==> inputs of wip/sierra <==
## signalProcess
module signalProcess(clk, rst, SCK, MOSI, MISO, SSEL);
input clk;
input rst;
input SCK, SSEL, MOSI;
output MISO;
wire [7:0] dataByte;
wire [7:0] sendByte;
reg [7:0] compressedX [63:0];
reg [6:0] inputCounter;
wire byte_received;
reg signalReceived;
wire byteSent;
integer i;
integer j;
assign sendByte = compressedX[j[5:0]];
signalReceive srA(.clk(clk), .rst(rst), .SCK(SCK), .MOSI(MOSI), .byteReceived(byte_received), .dataByte(dataByte), .SSEL(SSEL));
always @(posedge clk)
begin 
  if(rst)
  begin
    i <= 0;
    inputCounter <= 7'b0000000;
  end
  else if(~signalReceived)
  begin
    if(byte_received)
    begin
      i <= i+1;
      inputCounter <= inputCounter + 7'b0000001; 
    end
  end
end
always @(posedge clk)
begin 
  if(~rst && ~signalReceived && byte_received && i >= 0 && i < 64)
    compressedX[i[5:0]] <= dataByte;
end
always @(posedge clk)
begin
  if(rst)
    signalReceived <= 1'b0;
  else
    signalReceived <= (inputCounter == 7'b1000000);
end
sending sB(.clk(clk), .rst(rst), .SCK(SCK), .MISO(MISO), .SSEL(SSEL), .data(sendByte), .signalReceived(signalReceived), .byteSent(byteSent));
always @(posedge clk)
begin
  if(rst)
    j <= -1;
  else if(signalReceived)
  begin
    if(byteSent)
    begin
      j <= j+1;
    end 
  end
end
endmodule
clock: 3.86 ns
lec_check: 0
cap_margin: 20
cell_pad_in_sites_global_placement: 2
core_margin: 2
core_utilization: 46
cts_cluster_diameter: 271
max_routing_layer: met4
slew_margin: 20
run.sh (not shown) runs the stock make flow with config.mk's settings and CLKGATE_MAP_FILE=.
==> wip/zinc (differences from wip/sierra) <==
Settings changed: ABC_AREA set to 1, CAP_MARGIN 20 to 35, CELL_PAD_IN_SITES_DETAIL_PLACEMENT set to 0, CELL_PAD_IN_SITES_GLOBAL_PLACEMENT 2 to 1, CORE_MARGIN 2 to 4, CORE_UTILIZATION 46 to 40, CTS_CLUSTER_DIAMETER 271 to unset, CTS_CLUSTER_SIZE set to 35, GPL_ROUTABILITY_DRIVEN set to 0, HOLD_SLACK_MARGIN set to 0.2, MAX_ROUTING_LAYER met4 to unset, PLACE_DENSITY set to 0.53, SETUP_SLACK_MARGIN set to 0.48.
==> flow/constraint.sdc (replaced) <==
create_clock -name core_clock -period 4.96 [get_ports {clk}]
set_input_delay 0.9920 -clock core_clock [delete_from_list [all_inputs] [get_ports {clk}]]
set_output_delay 0.9920 -clock core_clock [all_outputs]
set_load 0.01 [all_outputs]
==> wip/maple (differences from wip/sierra) <==
Settings changed: CELL_PAD_IN_SITES_GLOBAL_PLACEMENT 2 to unset, CORE_UTILIZATION 46 to 72, CTS_CLUSTER_DIAMETER 271 to unset, CTS_CLUSTER_SIZE set to 25, MAX_ROUTING_LAYER met4 to unset, SETUP_SLACK_MARGIN set to -0.46.
==> flow/constraint.sdc (replaced) <==
create_clock -name core_clock -period 5.64 [get_ports {clk}]
set_input_delay 1.1280 -clock core_clock [delete_from_list [all_inputs] [get_ports {clk}]]
set_output_delay 1.1280 -clock core_clock [all_outputs]
set_load 0.01 [all_outputs]
==> results.json <==
{
  "powerSeq_uw": 6910,
  "status": "no timing/DRC/antenna violations",
  "seq_share_pct": 64.12,
  "first_pass_iters": 5,
  "crit_path_end": "sB.byte_data_sent[2]",
  "synthDistinctLibCells": 54,
  "cellPowerDensity_mw_per_mm2": 481.8,
  "reg2reg_slack_ns": 1.07,
  "post-place-cells": 2023,
  "drt-initial-drc-count": 991,
  "most_repeated_cell_in_the_gate_level_netlist_after_synthesis": "sky130_fd_sc_hd__edfxtp_1",
  "placedInstanceArea_mm2": 0.02471,
  "ys_chip_area_mm2": 0.02339,
  "ys_sh_simple_pct": 7.099,
  "htree_levels": 3
}
# the run above: wip/sierra

==> results.json <==
{
  "status": "no timing/DRC/antenna violations",
  "ys_async_sr_fraction_pct": 0,
  "cell_breakdown_of_the_critical_path": "nor4_1, nand4_1, nor2_1, nand3_1, buf_4, nor2_1",
  "ys_sh_simple_pct": 24.16,
  "cellPowerDensity_mw_per_mm2": 367.0,
  "crit_path_end": "compressedX[13][0]",
  "htree_levels": 3,
  "rsz_0062_raised_after_global_routing": "false",
  "seq_share_pct": 62.97,
  "ys_chip_area_mm2": 0.02424,
  "grtUsageMet2_pct": 34.04,
  "placedInstanceArea_mm2": 0.02519,
  "powerSeq_uw": 5380,
  "drt-initial-drc-count": 1175,
  "post-place-cells": 2887,
  "first_pass_iters": 5,
  "synthDistinctLibCells": 35
}
# the run above: wip/zinc

==> results.json <==
{
  "status": "no timing/DRC/antenna violations",
  "post-place-cells": 1709,
  "most_repeated_cell_in_the_gate_level_netlist_after_synthesis": "sky130_fd_sc_hd__edfxtp_1",
  "synthDistinctLibCells": 54,
  "reg2reg_slack_ns": 2.24,
  "powerSeq_uw": 4730,
  "htree_levels": 2,
  "ys_sh_simple_pct": 7.099,
  "drt-initial-drc-count": 1702,
  "ys_chip_area_mm2": 0.02339,
  "power_switching_uw": 1630,
  "cellPowerDensity_mw_per_mm2": 330.9,
  "netlist_area_before_placement_mm2": 0.02339,
  "placedInstanceArea_mm2": 0.02380,
  "seq_share_pct": 66.96,
  "first_pass_iters": 10
}
# the run above: wip/maple



==> run a <==
==> flow/design.v <==
`timescale 1ns / 1ps
module signalReceive(clk, rst, SCK, MOSI, byteReceived, dataByte, SSEL);
input clk;
input rst;
input SCK, SSEL, MOSI;
output byteReceived;
output [7:0] dataByte;
reg [2:0] bitcnt;
reg byte_received;   
reg [7:0] byte_data_received;
assign byteReceived = byte_received;
assign dataByte = byte_data_received;
reg [2:0] SCKr;  
reg [2:0] SSELr;  
reg [1:0] MOSIr; 
always @(posedge clk) 
begin
  if (rst)
    SCKr <= 3'b000;
  else
    SCKr <= {SCKr[1:0], SCK};
end
wire SCK_risingedge = (SCKr[2:1]==2'b01);   
wire SCK_fallingedge = (SCKr[2:1]==2'b10);   
always @(posedge clk) 
begin
  if (rst)
    SSELr <= 3'b111;
  else
    SSELr <= {SSELr[1:0], SSEL};
end
wire SSEL_active = ~SSELr[1];   
wire SSEL_startmessage = (SSELr[2:1]==2'b10);   
wire SSEL_endmessage = (SSELr[2:1]==2'b01);   
always @(posedge clk) 
begin
  MOSIr <= {MOSIr[0], MOSI};
end
wire MOSI_data = MOSIr[1];
always @(posedge clk)
begin
  if(rst)
  begin
    bitcnt <= 3'b000;
  end
  else if(~SSEL_active)
  begin
    bitcnt <= 3'b000;
  end
  else
  begin
    if(SCK_risingedge)
    begin
      bitcnt <= bitcnt + 3'b001;
      byte_data_received <= {byte_data_received[6:0], MOSI_data};
    end
  end
end
always @(posedge clk)
begin    
  if (rst)
    byte_received <= 1'b0;
  else
    byte_received <= SSEL_active && SCK_risingedge && (bitcnt==3'b111);
end 
endmodule
module sending(clk, rst, SCK, MISO, SSEL, data, signalReceived, byteSent);
input clk;
input rst;
input SCK;
output MISO;
input SSEL;
input [7:0] data;
input signalReceived;
output byteSent;
reg byte_sent;
assign byteSent = byte_sent;
reg [7:0] byte_data_sent;
reg byte_sent_2clk;
reg [2:0] cnt;
reg [2:0] SCKr;  
always @(posedge clk) 
begin
 if (rst)
   SCKr <= 3'b000;
 else
   SCKr <= {SCKr[1:0], SCK};
end
wire SCK_risingedge = (SCKr[2:1]==2'b01);   
wire SCK_fallingedge = (SCKr[2:1]==2'b10);   
reg [2:0] SSELr;  
always @(posedge clk) 
begin
  if (rst)
    SSELr <= 3'b111;
  else
    SSELr <= {SSELr[1:0], SSEL};
end
wire SSEL_active = ~SSELr[1];   
wire SSEL_startmessage = (SSELr[2:1]==2'b10);   
wire SSEL_endmessage = (SSELr[2:1]==2'b01);   
always @(posedge clk) 
begin
  if(rst)
  begin
    cnt <= 3'b000;
    byte_data_sent <= 8'h00;
  end
  else if(signalReceived)
  begin
    if(~SSEL_active) 
    begin
      cnt<=3'b000;   
    end
    else
    begin
      if(byte_sent_2clk)
      begin
        byte_data_sent <= data;
      end
      if(SCK_risingedge)
      begin
        cnt <= cnt + 3'b001;
        byte_data_sent <= {byte_data_sent[6:0], 1'b0};
      end
    end
  end
end
always @(posedge clk)
begin
  if(rst)
  begin
    byte_sent_2clk <= 1'b0;
    byte_sent <= 1'b0;
  end
  else if(signalReceived)
  begin
    if (byte_sent_2clk)
    begin
      byte_sent_2clk <= 1'b0;
    end
    if (byte_sent)
    begin
      byte_sent_2clk <= 1'b1;
      byte_sent <= SSEL_active && SCK_risingedge && (cnt==3'b111);
    end
    else
    begin
      byte_sent <= SSEL_active && SCK_risingedge && (cnt==3'b111);
    end
  end
end
assign MISO = byte_data_sent[7];   
endmodule
`timescale 1ns / 1ps
module signalProcess(clk, rst, SCK, MOSI, MISO, SSEL);
input clk;
input rst;
input SCK, SSEL, MOSI;
output MISO;
wire [7:0] dataByte;
wire [7:0] sendByte;
reg [7:0] compressedX [63:0];
reg [6:0] inputCounter;
wire byte_received;
reg signalReceived;
wire byteSent;
integer i;
integer j;
assign sendByte = compressedX[j[5:0]];
signalReceive srA(.clk(clk), .rst(rst), .SCK(SCK), .MOSI(MOSI), .byteReceived(byte_received), .dataByte(dataByte), .SSEL(SSEL));
always @(posedge clk)
begin 
  if(rst)
  begin
    i <= 0;
    inputCounter <= 7'b0000000;
  end
  else if(~signalReceived)
  begin
    if(byte_received)
    begin
      i <= i+1;
      inputCounter <= inputCounter + 7'b0000001; 
    end
  end
end
always @(posedge clk)
begin 
  if(~rst && ~signalReceived && byte_received && i >= 0 && i < 64)
    compressedX[i[5:0]] <= dataByte;
end
always @(posedge clk)
begin
  if(rst)
    signalReceived <= 1'b0;
  else
    signalReceived <= (inputCounter == 7'b1000000);
end
sending sB(.clk(clk), .rst(rst), .SCK(SCK), .MISO(MISO), .SSEL(SSEL), .data(sendByte), .signalReceived(signalReceived), .byteSent(byteSent));
always @(posedge clk)
begin
  if(rst)
    j <= -1;
  else if(signalReceived)
  begin
    if(byteSent)
    begin
      j <= j+1;
    end 
  end
end
endmodule
==> flow/run.sh <==
#!/bin/bash
# the make line also repeats each setting of config.mk as NAME=value (left out here)
make -C /OpenROAD-flow-scripts/flow DESIGN_CONFIG=/design/flow/config.mk WORK_HOME=/design/flow/orfs CLKGATE_MAP_FILE= finish
==> flow/config.mk <==
export PLATFORM = sky130hd
export DESIGN_NAME = signalProcess
export DESIGN_NICKNAME = signalProcess
export VERILOG_FILES = /design/flow/design.v
export SDC_FILE = /design/flow/constraint.sdc
export NUM_CORES = 4
export LEC_CHECK = 0
export CAP_MARGIN = 20
export CORE_MARGIN = 2
export CORE_UTILIZATION = 70
export CTS_CLUSTER_SIZE = 13
export SLEW_MARGIN = 20
==> flow/constraint.sdc <==
create_clock -name core_clock -period 3.14 [get_ports {clk}]
set_input_delay 0.6280 -clock core_clock [delete_from_list [all_inputs] [get_ports {clk}]]
set_output_delay 0.6280 -clock core_clock [all_outputs]
set_load 0.01 [all_outputs]
==> run b (differences from run a) <==
==> flow/config.mk (replaced) <==
export PLATFORM = sky130hd
export DESIGN_NAME = signalProcess
export DESIGN_NICKNAME = signalProcess
export VERILOG_FILES = /design/flow/design.v
export SDC_FILE = /design/flow/constraint.sdc
export NUM_CORES = 4
export LEC_CHECK = 0
export ABC_AREA = 0
export CAP_MARGIN = 35
export CELL_PAD_IN_SITES_DETAIL_PLACEMENT = 2
export CELL_PAD_IN_SITES_GLOBAL_PLACEMENT = 3
export CORE_MARGIN = 4
export CORE_UTILIZATION = 40
export CTS_CLUSTER_SIZE = 35
export GPL_ROUTABILITY_DRIVEN = 0
export HOLD_SLACK_MARGIN = 0.2
export MAX_ROUTING_LAYER = met4
export PLACE_DENSITY = 0.53
export SETUP_SLACK_MARGIN = 0.48
export SLEW_MARGIN = 20
==> flow/constraint.sdc (replaced) <==
create_clock -name core_clock -period 2.62 [get_ports {clk}]
set_input_delay 0.5240 -clock core_clock [delete_from_list [all_inputs] [get_ports {clk}]]
set_output_delay 0.5240 -clock core_clock [all_outputs]
set_load 0.01 [all_outputs]
==> run c (differences from run a) <==
--- a/flow/config.mk
+++ b/flow/config.mk
@@ -5,8 +5,10 @@
 export SDC_FILE = /design/flow/constraint.sdc
 export NUM_CORES = 4
 export LEC_CHECK = 0
+export ABC_AREA = 1
 export CAP_MARGIN = 20
 export CORE_MARGIN = 2
 export CORE_UTILIZATION = 70
-export CTS_CLUSTER_SIZE = 13
+export CTS_CLUSTER_DIAMETER = 378
+export CTS_CLUSTER_SIZE = 25
 export SLEW_MARGIN = 20
==> flow/constraint.sdc (replaced) <==
create_clock -name core_clock -period 5.02 [get_ports {clk}]
set_input_delay 1.0040 -clock core_clock [delete_from_list [all_inputs] [get_ports {clk}]]
set_output_delay 1.0040 -clock core_clock [all_outputs]
set_load 0.01 [all_outputs]
==> results <==
- Utilization: run c is higher than run b (24 points).
- Critical path depth, lowest first: run a, run c, run b.
- Die area: run a < run c < run b.
- Sequential power: run b > run a > run c.
- The lowest non-clock buffer count belongs to run c, the highest to run b.
- The highest cell area belongs to run b, the lowest to run c.
- Clock power, lowest first: run c, run a, run b.
Power figures rest on the tool's default switching activity, not on a simulated workload.
